==> job 1463: inputs <==
// stopwatch
module stopwatch(clk, rst, btnS, btnR, sw, an, seg);
input clk;
input rst;
input btnS, btnR;
input [7:0] sw;
output reg [3:0] an;
output reg [7:0] seg;
reg [3:0] seg_value;
wire [3:0] seg3, seg2, seg1, seg0;
reg adj_sec;
reg adj;
reg digits_on;
wire one_hz_clk;
wire two_hz_clk;
wire segment_clk;
wire blink_clk;
wire debounce_clk;
wire one_hz_rise;
wire two_hz_rise;
wire segment_rise;
wire blink_rise;
wire debounce_rise;
reg [31:0] sec_counter;
reg [1:0] seg_index;
clock #(.start_time(0), .end_time(200)) my_one_hz_clk(.in(clk), .rst(rst), .out(one_hz_clk), .rise(one_hz_rise));
clock #(.start_time(0), .end_time(100)) my_two_hz_clk(.in(clk), .rst(rst), .out(two_hz_clk), .rise(two_hz_rise));
clock #(.start_time(0), .end_time(4)) my_segment_clk(.in(clk), .rst(rst), .out(segment_clk), .rise(segment_rise));
clock #(.start_time(0), .end_time(20)) my_blink_clk(.in(clk), .rst(rst), .out(blink_clk), .rise(blink_rise));
clock #(.start_time(0), .end_time(10)) my_debounce_clk(.in(clk), .rst(rst), .out(debounce_clk), .rise(debounce_rise));
wire [1:0] next_index = seg_index + 2'd1;
assign seg0 = (sec_counter % 60)  % 10;
assign seg1 = (sec_counter % 60)  / 10;
assign seg2 = (sec_counter / 60)  % 10;
assign seg3 = (sec_counter / 600) % 10;
always @(*) begin
    case (next_index)
        0: seg_value = (digits_on || ~sw[1]) ? seg0 : 10;
        1: seg_value = (digits_on || ~sw[1]) ? seg1 : 10;
        2: seg_value = (digits_on ||  sw[1]) ? seg2 : 10;
        default: seg_value = (digits_on ||  sw[1]) ? seg3 : 10;
    endcase
end
always @(posedge clk) begin
    if (rst) begin
        adj_sec   <= 1'b0;
        adj       <= 1'b0;
        seg_index <= 2'd0;
        an        <= 4'b1111;
        seg       <= 8'b11111111;
    end else if (segment_rise) begin
        adj_sec   <= sw[1];
        adj       <= sw[0];
        seg_index <= next_index;
        an        <= ~(4'b0001 << next_index);
        case (seg_value)
            0: seg <= ~8'b11111100;
            1: seg <= ~8'b01100000;
            2: seg <= ~8'b11011010;
            3: seg <= ~8'b11110010;
            4: seg <= ~8'b01100110;
            5: seg <= ~8'b10110110;
  ...
==> flow/config.mk <==
export PLATFORM = sky130hd
export DESIGN_NAME = stopwatch
export DESIGN_NICKNAME = stopwatch
export VERILOG_FILES = /design/flow/design.v
export SDC_FILE = /design/flow/constraint.sdc
export NUM_CORES = 4
export LEC_CHECK = 0
export ABC_AREA = 1
export CAP_MARGIN = 15
export CELL_PAD_IN_SITES_DETAIL_PLACEMENT = 0
export CORE_MARGIN = 2
export CORE_UTILIZATION = 72
export CTS_CLUSTER_DIAMETER = 276
export CTS_CLUSTER_SIZE = 14
export GPL_TIMING_DRIVEN = 1
export PLACE_DENSITY = 0.37
export SETUP_SLACK_MARGIN = 4.78
export SLEW_MARGIN = 20
export TNS_END_PERCENT = 85
==> flow/constraint.sdc <==
create_clock -name core_clock -period 19.1 [get_ports {clk}]
set_input_delay 3.8200 -clock core_clock [delete_from_list [all_inputs] [get_ports {clk}]]
set_output_delay 3.8200 -clock core_clock [all_outputs]
set_load 0.01 [all_outputs]
run.sh (not shown) runs the stock make flow with config.mk's settings and CLKGATE_MAP_FILE=.
==> job 8395 (differences from job 1463) <==
==> flow/config.mk (replaced) <==
export PLATFORM = sky130hd
export DESIGN_NAME = stopwatch
export DESIGN_NICKNAME = stopwatch
export VERILOG_FILES = /design/flow/design.v
export SDC_FILE = /design/flow/constraint.sdc
export NUM_CORES = 4
export LEC_CHECK = 0
export ABC_AREA = 1
export CAP_MARGIN = 20
export CORE_MARGIN = 2
export CORE_UTILIZATION = 72
export CTS_CLUSTER_DIAMETER = 148
export CTS_CLUSTER_SIZE = 99
export SETUP_SLACK_MARGIN = -1.28
export SLEW_MARGIN = 20
==> flow/constraint.sdc (replaced) <==
create_clock -name core_clock -period 15.5 [get_ports {clk}]
set_input_delay 3.1000 -clock core_clock [delete_from_list [all_inputs] [get_ports {clk}]]
set_output_delay 3.1000 -clock core_clock [all_outputs]
set_load 0.01 [all_outputs]
==> qor summary <==
	job 8395	job 1463
Setup WS pre-CTS	-3630 ps	-11.3 ps
Post-DP HPWL	70,600 um	51,200 um
Core Area	36,600 um^2	36,600 um^2
Chip Area	38,700 um^2	38,700 um^2
Adder-Cell Fraction of Synth Area	0.0871	0.0871
Cell count after placement	5,528	4,766
Routability cong.	1.06	0.996
Synth Flop Type	sky130_fd_sc_hd__dfxtp_1	sky130_fd_sc_hd__dfxtp_1
Dominant cell by count in the synthesized netlist	sky130_fd_sc_hd__nand2_1	sky130_fd_sc_hd__nand2_1
Total cell area at the placement stage	33,700 um^2	28,600 um^2
Ys flops	218	218
XORs/XNORs by Area	0.0659	0.0659
Top cell type's share of synthesized area	0.163	0.163
Cell total in the yosys stat output	4,138	4,138
Average footprint of a synthesized cell	6.46 um^2	6.46 um^2
Status	aborted with a tool error	aborted with a tool error
Stage where the flow stopped	clock tree synthesis (4_1_cts)	global routing (5_1_grt)
Gate count of the mapped netlist	4,138	4,138
Post-synthesis share of cell area spent on and-or and or-and gates	0.129	0.129
Library cell with the largest summed area after synthesis	sky130_fd_sc_hd__dfxtp_1	sky130_fd_sc_hd__dfxtp_1
Width of the die	197 um	197 um

========
==> v4: inputs <==
==> flow/design.v <==
`timescale 1ns / 1ps
module clock #(parameter start_time = 0, parameter end_time = 100)(
    input wire in,
    input wire rst,
    output reg out,
    output wire rise
);
    reg [31:0] counter;
    assign rise = (counter >= (end_time >> 1)) & ~out;
    always @(posedge in) begin
        if (rst) begin
            counter <= start_time;
            out <= 1'b0;
        end else begin
            counter <= (counter >= (end_time >> 1)) ? 1 : counter + 1;
            out <= (counter >= (end_time >> 1)) ? ~out : out;
        end
    end
endmodule
`timescale 1ns / 1ps
module stopwatch(clk, rst, btnS, btnR, sw, an, seg);
input clk;
input rst;
input btnS, btnR;
input [7:0] sw;
output reg [3:0] an;
output reg [7:0] seg;
reg [3:0] seg_value;
wire [3:0] seg3, seg2, seg1, seg0;
reg adj_sec;
reg adj;
reg digits_on;
wire one_hz_clk;
wire two_hz_clk;
wire segment_clk;
wire blink_clk;
wire debounce_clk;
wire one_hz_rise;
wire two_hz_rise;
wire segment_rise;
wire blink_rise;
wire debounce_rise;
reg [31:0] sec_counter;
reg [1:0] seg_index;
clock #(.start_time(0), .end_time(200)) my_one_hz_clk(.in(clk), .rst(rst), .out(one_hz_clk), .rise(one_hz_rise));
clock #(.start_time(0), .end_time(100)) my_two_hz_clk(.in(clk), .rst(rst), .out(two_hz_clk), .rise(two_hz_rise));
clock #(.start_time(0), .end_time(4)) my_segment_clk(.in(clk), .rst(rst), .out(segment_clk), .rise(segment_rise));
clock #(.start_time(0), .end_time(20)) my_blink_clk(.in(clk), .rst(rst), .out(blink_clk), .rise(blink_rise));
clock #(.start_time(0), .end_time(10)) my_debounce_clk(.in(clk), .rst(rst), .out(debounce_clk), .rise(debounce_rise));
wire [1:0] next_index = seg_index + 2'd1;
assign seg0 = (sec_counter % 60)  % 10;
assign seg1 = (sec_counter % 60)  / 10;
assign seg2 = (sec_counter / 60)  % 10;
assign seg3 = (sec_counter / 600) % 10;
always @(*) begin
    case (next_index)
        0: seg_value = (digits_on || ~sw[1]) ? seg0 : 10;
        1: seg_value = (digits_on || ~sw[1]) ? seg1 : 10;
        2: seg_value = (digits_on ||  sw[1]) ? seg2 : 10;
        default: seg_value = (digits_on ||  sw[1]) ? seg3 : 10;
    endcase
end
always @(posedge clk) begin
    if (rst) begin
        adj_sec   <= 1'b0;
        adj       <= 1'b0;
        seg_index <= 2'd0;
        an        <= 4'b1111;
        seg       <= 8'b11111111;
    end else if (segment_rise) begin
        adj_sec   <= sw[1];
        adj       <= sw[0];
        seg_index <= next_index;
        an        <= ~(4'b0001 << next_index);
        case (seg_value)
            0: seg <= ~8'b11111100;
            1: seg <= ~8'b01100000;
            2: seg <= ~8'b11011010;
            3: seg <= ~8'b11110010;
            4: seg <= ~8'b01100110;
            5: seg <= ~8'b10110110;
            6: seg <= ~8'b10111110;
            7: seg <= ~8'b11100000;
            8: seg <= ~8'b11111110;
            9: seg <= ~8'b11110110;
            default: seg <= 8'b11111111;
        endcase
    end
end
reg [1:0] reset_state;
reg [2:0] pause_state;
reg stop_tick;
reg has_ticked_once;
wire [1:0] reset_sample = {btnR, reset_state[1]};
wire [2:0] pause_sample = {pause_state[2] && btnS, btnS, pause_state[1]};
always @(posedge clk) begin
    if (rst) begin
        reset_state     <= 2'b00;
        pause_state     <= 3'b000;
        stop_tick       <= 1'b0;
        has_ticked_once <= 1'b0;
        sec_counter     <= 32'd0;
    end else if (debounce_rise) begin
        if (reset_sample == 2'b11) begin
            reset_state <= 2'b00;
            pause_state <= pause_sample;
            sec_counter <= 0;
        end else if (pause_sample == 3'b011) begin
            reset_state <= reset_sample;
            pause_state <= 3'b100;
            stop_tick   <= ~stop_tick;
        end else begin
            reset_state <= reset_sample;
            pause_state <= pause_sample;
            if (adj ? two_hz_clk : one_hz_clk) begin
                if (~has_ticked_once && ~stop_tick) begin
                    has_ticked_once <= 1'b1;
                    if (adj && ~adj_sec) begin
                        sec_counter <= (sec_counter / 60 >= 99)
                                  ? (sec_counter % 60)
                                  : (sec_counter + 60);
                    end else if (adj) begin
                        sec_counter <= (sec_counter / 60) * 60 + ((sec_counter + 1) % 60);
                    end else begin
                        sec_counter <= sec_counter + 1;
                    end
                end
            end else has_ticked_once <= 1'b0;
        end
    end
end
always @(posedge clk) begin
    if (rst)
        digits_on <= 1'b0;
    else if (blink_rise)
        digits_on <= (~adj || ~digits_on);
end
endmodule
==> flow/run.sh <==
#!/bin/bash
# the make line also repeats each setting of config.mk as NAME=value (left out here)
make -C /OpenROAD-flow-scripts/flow DESIGN_CONFIG=/design/flow/config.mk WORK_HOME=/design/flow/orfs CLKGATE_MAP_FILE= finish
==> flow/config.mk <==
export PLATFORM = sky130hd
export DESIGN_NAME = stopwatch
export DESIGN_NICKNAME = stopwatch
export VERILOG_FILES = /design/flow/design.v
export SDC_FILE = /design/flow/constraint.sdc
export NUM_CORES = 4
export LEC_CHECK = 0
export CAP_MARGIN = 10
export CELL_PAD_IN_SITES_DETAIL_PLACEMENT = 2
export CORE_MARGIN = 2
export CORE_UTILIZATION = 40
export CTS_CLUSTER_SIZE = 59
export GPL_ROUTABILITY_DRIVEN = 0
export MIN_ROUTING_LAYER = met1
export SLEW_MARGIN = 20
==> flow/constraint.sdc <==
create_clock -name core_clock -period 30.0 [get_ports {clk}]
set_input_delay 6.0000 -clock core_clock [delete_from_list [all_inputs] [get_ports {clk}]]
set_output_delay 6.0000 -clock core_clock [all_outputs]
set_load 0.01 [all_outputs]
==> v35 (differences from v4) <==
ABC_AREA = 1   (was unset)
CAP_MARGIN = 20   (was 10)
CELL_PAD_IN_SITES_DETAIL_PLACEMENT = unset   (was 2)
CORE_ASPECT_RATIO = 0.5   (was unset)
CORE_UTILIZATION = 72   (was 40)
CTS_CLUSTER_DIAMETER = 345   (was unset)
CTS_CLUSTER_SIZE = 96   (was 59)
GPL_ROUTABILITY_DRIVEN = unset   (was 0)
MIN_ROUTING_LAYER = unset   (was met1)
PLACE_DENSITY = 0.36   (was unset)
SETUP_SLACK_MARGIN = -1.03   (was unset)
TNS_END_PERCENT = 5   (was unset)
==> flow/constraint.sdc (replaced) <==
create_clock -name core_clock -period 11.7 [get_ports {clk}]
set_input_delay 2.3400 -clock core_clock [delete_from_list [all_inputs] [get_ports {clk}]]
set_output_delay 2.3400 -clock core_clock [all_outputs]
set_load 0.01 [all_outputs]
==> impl_metrics.yaml <==
# physical design summary
outcome:
  firstError: "[ERROR DPL-0033] detailed placement checks failed during check placement."
  run_status: "did not finish"
  failed_stage: "3_5_place_dp"
yosys:
  synthSimpleGateAreaFrac_pct: 44.7
  synthAdderAreaFrac_pct: 8.71
  yosys.area.top_type_share_pct: 16.3
The numbers above come from v35.

==> impl_metrics.yaml <==
# physical design summary
outcome:
  run_status: "did not finish"
  failed_stage: "5_1_grt"
  firstError: "[ERROR GRT-0232] Routing congestion too high. Check the congestion heatmap in the GUI."
cts:
  root_buffer: "clkbuf_16"
  cts_max_level: 1
  cts_made_buffers: 20
yosys:
  ys_warn_count: 6
  top_cell: "nor2_1"
  yosys.area.top_type_share_pct: 14.4
  synthSimpleGateAreaFrac_pct: 25.5
  synth.area.mux_share_pct: 3.75
  synthAdderAreaFrac_pct: 8.15
The numbers above come from v4.


========
==> 12-08 <==
// stopwatch: RTL as listed in full above, without the edits since
Settings: LEC_CHECK=0, CAP_MARGIN=20, CORE_MARGIN=2, CORE_UTILIZATION=70, CTS_CLUSTER_SIZE=47, SETUP_SLACK_MARGIN=4.31, SLEW_MARGIN=20; clock period 16.2 ns.
==> 03-13 (differences from 12-08) <==
==> flow/config.mk (replaced) <==
export PLATFORM = sky130hd
export DESIGN_NAME = stopwatch
export DESIGN_NICKNAME = stopwatch
export VERILOG_FILES = /design/flow/design.v
export SDC_FILE = /design/flow/constraint.sdc
export NUM_CORES = 4
export LEC_CHECK = 0
export ABC_AREA = 1
export CAP_MARGIN = 20
export CORE_MARGIN = 2
export CORE_UTILIZATION = 72
export SLEW_MARGIN = 20
==> flow/constraint.sdc (replaced) <==
create_clock -name core_clock -period 30.2 [get_ports {clk}]
set_input_delay 6.0400 -clock core_clock [delete_from_list [all_inputs] [get_ports {clk}]]
set_output_delay 6.0400 -clock core_clock [all_outputs]
set_load 0.01 [all_outputs]
==> 08-10 (differences from 12-08) <==
==> flow/config.mk (replaced) <==
export PLATFORM = sky130hd
export DESIGN_NAME = stopwatch
export DESIGN_NICKNAME = stopwatch
export VERILOG_FILES = /design/flow/design.v
export SDC_FILE = /design/flow/constraint.sdc
export NUM_CORES = 4
export LEC_CHECK = 0
export CAP_MARGIN = 20
export CORE_ASPECT_RATIO = 0.5
export CORE_MARGIN = 8
export CORE_UTILIZATION = 61
export HOLD_SLACK_MARGIN = -0.07
export PLACE_DENSITY = 0.78
export SLEW_MARGIN = 20
==> flow/constraint.sdc (replaced) <==
create_clock -name core_clock -period 30.0 [get_ports {clk}]
set_input_delay 6.0000 -clock core_clock [delete_from_list [all_inputs] [get_ports {clk}]]
set_output_delay 6.0000 -clock core_clock [all_outputs]
set_load 0.01 [all_outputs]
==> 06-25 (differences from 12-08) <==
--- a/flow/config.mk
+++ b/flow/config.mk
@@ -6,8 +6,8 @@
 export NUM_CORES = 4
 export LEC_CHECK = 0
 export CAP_MARGIN = 20
+export CORE_ASPECT_RATIO = 0.5
 export CORE_MARGIN = 2
-export CORE_UTILIZATION = 70
-export CTS_CLUSTER_SIZE = 47
-export SETUP_SLACK_MARGIN = 4.31
+export CORE_UTILIZATION = 66
+export MAX_ROUTING_LAYER = met4
 export SLEW_MARGIN = 20
==> flow/constraint.sdc (replaced) <==
create_clock -name core_clock -period 19.1 [get_ports {clk}]
set_input_delay 3.8200 -clock core_clock [delete_from_list [all_inputs] [get_ports {clk}]]
set_output_delay 3.8200 -clock core_clock [all_outputs]
set_load 0.01 [all_outputs]
==> results <==
Area growth, synth to finish: 08-10 6.05%; 12-08 -; 06-25 -; 03-13 5.85%
Final wirelength: 08-10 90,400 um; 12-08 -; 06-25 -; 03-13 62,000 um
AND/OR/NAND/NOR Cells, Area Fraction: 08-10 25.5%; 12-08 25.5%; 06-25 25.5%; 03-13 44.7%
Area of the mapped netlist: 08-10 30,300 um^2; 12-08 30,300 um^2; 06-25 30,300 um^2; 03-13 26,700 um^2
Most frequent cell after synthesis: 08-10 sky130_fd_sc_hd__nor2_1; 12-08 sky130_fd_sc_hd__nor2_1; 06-25 sky130_fd_sc_hd__nor2_1; 03-13 sky130_fd_sc_hd__nand2_1
Die Height: 08-10 174 um; 12-08 212 um; 06-25 156 um; 03-13 197 um
Endpoint class of the critical path: 08-10 flop; 12-08 -; 06-25 -; 03-13 flop
Total negative slack: 08-10 0 ns; 12-08 -; 06-25 -; 03-13 0 ns
Worst flop-to-flop path startpoint: 08-10 sec_counter[3]; 12-08 -; 06-25 -; 03-13 sec_counter[3]
Area share of the leading cell type in the synthesized netlist: 08-10 14.4%; 12-08 14.4%; 06-25 14.4%; 03-13 16.3%
Transition time at the pin with the least slew margin: 08-10 1.20 ns; 12-08 -; 06-25 -; 03-13 1.14 ns
Late-Pin Clk Latency: 08-10 0.53 ns; 12-08 -; 06-25 -; 03-13 0.50 ns
Total number of clock tree sinks: 08-10 218; 12-08 -; 06-25 218; 03-13 218
Total of plain and repair buffers excluding clock buffers: 08-10 71; 12-08 -; 06-25 -; 03-13 28
Fillcell total: 08-10 4,362; 12-08 -; 06-25 -; 03-13 3,043
Total area of sequential cells: 08-10 4360 um^2; 12-08 -; 06-25 -; 03-13 4360 um^2
TritonCTS clock tree: 08-10 built; 12-08 -; 06-25 -; 03-13 built
Clock root cell: 08-10 sky130_fd_sc_hd__clkbuf_16; 12-08 -; 06-25 sky130_fd_sc_hd__clkbuf_16; 03-13 sky130_fd_sc_hd__clkbuf_16
Number of failing hold endpoints at the final stage: 08-10 0; 12-08 -; 06-25 -; 03-13 0
Worst setup endpoint: 08-10 sec_counter[31]; 12-08 -; 06-25 -; 03-13 sec_counter[30]
Result of the run: 08-10 finished clean; 12-08 aborted with a tool error; 06-25 aborted with a tool error; 03-13 finished clean
Last stage reached: 08-10 -; 12-08 4_1_cts; 06-25 5_1_grt; 03-13 -
Adders+Majority by Area: 08-10 8.15%; 12-08 8.15%; 06-25 8.15%; 03-13 8.71%
HPWL reported at the end of detailed placement: 08-10 68,000 um; 12-08 116,000 um; 06-25 80,100 um; 03-13 48,300 um
Arrival @ worst endpoint: 08-10 27.81 ns; 12-08 -; 06-25 -; 03-13 21.96 ns
Combined buffer and inverter count along the critical path: 08-10 7; 12-08 -; 06-25 -; 03-13 10
Count of final max-slew check failures: 08-10 0; 12-08 -; 06-25 -; 03-13 0
